north:
// mainModule
module mainModule(
		input clk, input reset,
		output [31:0] imem_addr, input [31:0] imem_data,
		output wb_alu_we, output [2:0] wb_alu_rd, output [31:0] wb_alu_data,
		output wb_mem_we, output [2:0] wb_mem_rd, output [7:0] wb_mem_data,
		output [3:0] flags
	);
For scale: about 4400 cells after synthesis, about 620 flip-flops, roughly 120 I/O pins, roughly 0.034 mm² of cells after synthesis.
make LEC_CHECK=0 CAP_MARGIN=20 CORE_MARGIN=2 CORE_UTILIZATION=72 CTS_CLUSTER_SIZE=31 SETUP_SLACK_MARGIN=-0.4 SLEW_MARGIN=20 finish   # period 5.17 ns
run.sh (not shown) runs the stock make flow with config.mk's settings and CLKGATE_MAP_FILE=.
Although it ran to completion, north produced a layout that fails the final checks because of setup timing.
Input changes introduced in south (baseline for comparison: north):
Settings: a change of CORE_UTILIZATION from 72 to 70; a deleted SETUP_SLACK_MARGIN that had been -0.4; a change of the clock period (ns, I/O delays scaled along) from 5.17 to 5.87.
==> results <==
What the final checks of south revealed, after a flow that finished every stage, was a layout that fails on setup timing. Compare north and south | fill cell total of the finished layout lower: north. Re async set-or-reset flop fraction in the synthesized netlist: no difference whatsoever between south and north. The sequential share of layout area of south exceeds that of north by 0.99 points. Register-to-register slack for south is higher than for north. Summary of the comparison: core utilization of the finished layout is lower in south, relative to north. Delta (south minus north): insertion delay of the later-clocked pin in the worst-skew pair about even, fraction of the cycle the final worst path needs -14 points.
Relative to south, the following input files were edited for east:
Settings: CTS_CLUSTER_SIZE: 31 -> unset; PLACE_DENSITY: unset -> 0.6; CORE_UTILIZATION: 70 -> 40; the clock period (ns, I/O delays scaled along): 5.87 -> 8.25.
Findings:
The flow did not stop early for east: all stages ran, and the layout cleared the timing, DRC and antenna checks. The higher area added between synthesis and finish of south and east is in south. Diff south -> east: summed area of non-filler cells in the final layout -about 1.7%; number of search-and-repair iterations in the first detailed-routing pass lost 1; met2 usage in global routing went down. NOTE: final sum of negative setup slack in east exceeds that of south. Compare south and east | wire length of the first global-routing pass lower: south.
Setup changes, east to west
Settings: putting SETUP_SLACK_MARGIN at 1.98 where nothing was set; swapping 40 for 64 in CORE_UTILIZATION; clearing PLACE_DENSITY, which used to be 0.6; swapping 8.25 for 7.38 in the clock period (ns, I/O delays scaled along).
Results
Critical path launch point = theMEMStage.p4.reg_mem_rd.d1.q: east; critical path launch point = theIDStage.p2.reg_alu_rn.d0.q: west
Higher clock share of power among east and west: east
For die height, dividing the value from east by the value from west gives 1.3.
Status: remaining antenna violation count parity (east, west)
The lower worst clock skew on the final layout came out of west.
For the pre-CTS setup slack, west came in 200 ps lower than east did.
west vs east — tally of non-filler cells in the final layout dropped by a few percent
Note that the global placement routability congestion recorded for west amounts to 1.10 times the value seen in east.
For maximum frequency, dividing the value from east by the value from west gives 0.78.
Re share of the final layout cell area in multi-input gates: east was lower than west.
west vs. east: core utilization of the finished layout up 28 points, part of the power in combinational logic up 1.0 points.
Input-level comparison between middle and west:
Settings: a change of CORE_UTILIZATION from 64 to 30; an added CTS_CLUSTER_DIAMETER of 310; a deleted SETUP_SLACK_MARGIN that had been 1.98; a change of the clock period (ns, I/O delays scaled along) from 7.38 to 10.0.
--- outcome ---
- Placed wire-length estimate after detailed placement: middle worse than west
- Proportion of power drawn by flip-flops and latches | middle below west
- ~same sequential share of layout area in west and middle
- or4_1 as the cell with the largest stage delay on the worst path was reported by west, and or4_2 by middle.
- Summary of middle over west: total number of cells along the worst setup path has decreased; die area now larger.

---

mainModule again, from the RTL that the note above started with.
Design mainModule, start of the top module:
module mainModule(
		input clk, input reset,
		output [31:0] imem_addr, input [31:0] imem_data,
		output wb_alu_we, output [2:0] wb_alu_rd, output [31:0] wb_alu_data,
		output wb_mem_we, output [2:0] wb_mem_rd, output [7:0] wb_mem_data,
		output [3:0] flags
	);
	wire IF_flush, ID_flush, EX_flush; 
	wire pcWrite, p1_pipeline_regWrite;
	wire p2_pipeline_regWrite, p2_pipeline_stall;
	wire hu_pcWrite, hu_p1_regWrite, hu_stall;
	wire p3_pipeline_regWrite = 1'b1;
	wire [1:0]  f_mem_reg_rn_sel, f_alu_reg_rm_sel, f_alu_reg_rn_sel;	 
	wire [1:0] f_mem_reg_rd_sel;
	wire f_memStage_mem_rd_sel;
	wire [31:0] p2_pc_branchTarget, pc_jumpTarget; 
	wire [1:0] pcSrc;
	wire [15:0] p1_aluInstr, p1_memInstr;  
	wire [31:0] p1_pc_plus4;
	IFStage the_IFStage(
		clk, reset, p1_pipeline_regWrite, IF_flush, 
		pcWrite, 	p2_pc_branchTarget, pc_jumpTarget, 
		pcSrc,  
		p1_aluInstr, p1_memInstr, p1_pc_plus4,
		imem_addr, imem_data
	);
	wire p2_memRead, p2_memWrite, p2_alu_regWrite, p2_mem_regWrite, p2_flag_regWrite;
	wire p2_aluOp, p2_aluSrcB;
	wire p2_isBranch, p2_isJump; 
	wire p3_memRead, p3_memWrite, p3_alu_regWrite, p3_mem_regWrite;
	wire p4_alu_regWrite, p4_mem_regWrite;
	wire [2:0] p2_alu_rm, p2_alu_rn, p2_alu_rd, p2_mem_rn, p2_mem_rd;
	wire [2:0] p3_alu_rd, p3_mem_rd;
	wire [2:0] p4_alu_rd, p4_mem_rd;
	wire [31:0] p2_alu_reg_rm, p2_alu_reg_rn, p2_mem_reg_rn, p2_mem_reg_rd;  
	wire [31:0] p2_alu_imm, p2_memOffset;
	wire [7:0] p3_mem_reg_rd;
	wire [31:0] p3_alu_aluOut, p3_mem_address;
	wire [31:0] p4_alu_aluOut, p4_mem_memOut;
	wire [31:0] f_mem_reg_rn_1, f_mem_reg_rn_2, f_mem_reg_rn_3;	 
	wire [7:0] f_mem_reg_rd_1, f_mem_reg_rd_2, f_mem_reg_rd_3;		 
	wire [31:0] f_alu_reg_rm_1, f_alu_reg_rm_2, f_alu_reg_rm_3;	 
	wire [31:0] f_alu_reg_rn_1, f_alu_reg_rn_2, f_alu_reg_rn_3; 	 
	wire [7:0] f_memStage_mem_reg_rd;	
  ...
==> flow/config.mk <==
export PLATFORM = sky130hd
export DESIGN_NAME = mainModule
export DESIGN_NICKNAME = mainModule
export VERILOG_FILES = /design/flow/design.v
export SDC_FILE = /design/flow/constraint.sdc
export NUM_CORES = 4
export LEC_CHECK = 0
export CAP_MARGIN = 35
export CELL_PAD_IN_SITES_DETAIL_PLACEMENT = 2
export CELL_PAD_IN_SITES_GLOBAL_PLACEMENT = 3
export CORE_ASPECT_RATIO = 1.07
export CORE_MARGIN = 2
export CORE_UTILIZATION = 67
export CTS_CLUSTER_DIAMETER = 245
export CTS_CLUSTER_SIZE = 19
export GPL_ROUTABILITY_DRIVEN = 0
export GPL_TIMING_DRIVEN = 0
export MAX_ROUTING_LAYER = met4
export MIN_ROUTING_LAYER = met1
export PLACE_DENSITY_LB_ADDON = 0.09
export SETUP_SLACK_MARGIN = -0.75
export SLEW_MARGIN = 20
==> flow/constraint.sdc <==
create_clock -name core_clock -period 10.2 [get_ports {clk}]
set_input_delay 2.0400 -clock core_clock [delete_from_list [all_inputs] [get_ports {clk}]]
set_output_delay 2.0400 -clock core_clock [all_outputs]
set_load 0.01 [all_outputs]
The baseline aborted during 3_1_place_gp_skip_io.
Next try:
- CAP_MARGIN: 35 -> 20
- CELL_PAD_IN_SITES_DETAIL_PLACEMENT: 2 -> default
- CELL_PAD_IN_SITES_GLOBAL_PLACEMENT: 3 -> default
- CORE_ASPECT_RATIO: 1.07 -> default
- CORE_UTILIZATION: 67 -> 60
- CTS_CLUSTER_DIAMETER: 245 -> default
- CTS_CLUSTER_SIZE: 19 -> default
- GPL_ROUTABILITY_DRIVEN: 0 -> default
- GPL_TIMING_DRIVEN: 0 -> default
- MAX_ROUTING_LAYER: met4 -> default
- MIN_ROUTING_LAYER: met1 -> default
- PLACE_DENSITY: default -> 0.6
- PLACE_DENSITY_LB_ADDON: 0.09 -> default
- SETUP_SLACK_MARGIN: -0.75 -> default
- clock period: 10.2 -> 6.5 ns (I/O delays scaled with it)
- This time the run went through all stages and came out clean
- synthesized cell count does not change
- die size rises by roughly a tenth
- synthesized area is unchanged
Next try:
- CORE_UTILIZATION: 60 -> 55
- PLACE_DENSITY: 0.6 -> default
- clock period: 6.5 -> 4.58 ns (I/O delays scaled with it)
What happened: The changed run reached the layout checks and failed them: negative setup slack. Wire length goes up by 4.7%. Clock power goes up by 37%. Global-route usage goes down by 2.1 points. Clock-buffer cell count goes up by 6. Hold slack is better by 0.0092 ns. Power goes up by 48%. Setup slack is worse by 1.6 ns. Final cell count goes up by 7.1%.
Next try:
- CORE_UTILIZATION: 55 -> 47
- PLACE_DENSITY: default -> 0.6
- clock period: 4.58 -> 8.25 ns (I/O delays scaled with it)
What happened: With this change the flow ran to the end with no violations. Power went down by 48%. Routed wire length decreases by 0.87%. Worst setup slack gains 2.2 ns. Final area fell by 9.0%. Worst hold slack barely changes. Clock skew fell by 0.0038 ns. Cell count decreases by 4.0%. Area after synthesis stays the same. Critical path depth is unchanged. Sequential cell count is unchanged.
Next try:
- CORE_UTILIZATION: 47 -> 70
- PLACE_DENSITY: 0.6 -> default
- SETUP_SLACK_MARGIN: default -> -0.27
- clock period: 8.25 -> 4.64 ns (I/O delays scaled with it)
Effect: Now the flow completed, yet does not pass: negative setup slack. Routed wire length grows by 2.9%. Worst setup slack degrades by 2.2 ns. Power grows by 93%. Critical path depth grows by 1.
Next try:
- CTS_CLUSTER_SIZE: default -> 37
- PLACE_DENSITY: default -> 0.6
- SETUP_SLACK_MARGIN: -0.27 -> default
- clock period: 4.64 -> 5.0 ns (I/O delays scaled with it)
The new run completed, yet does not pass: negative setup slack; final cell count fell by 0.98%; design area is lower by 1.1%; sequential power drops by 8.5%.
No activity file was given, so power comes from the tool's default toggle rates.
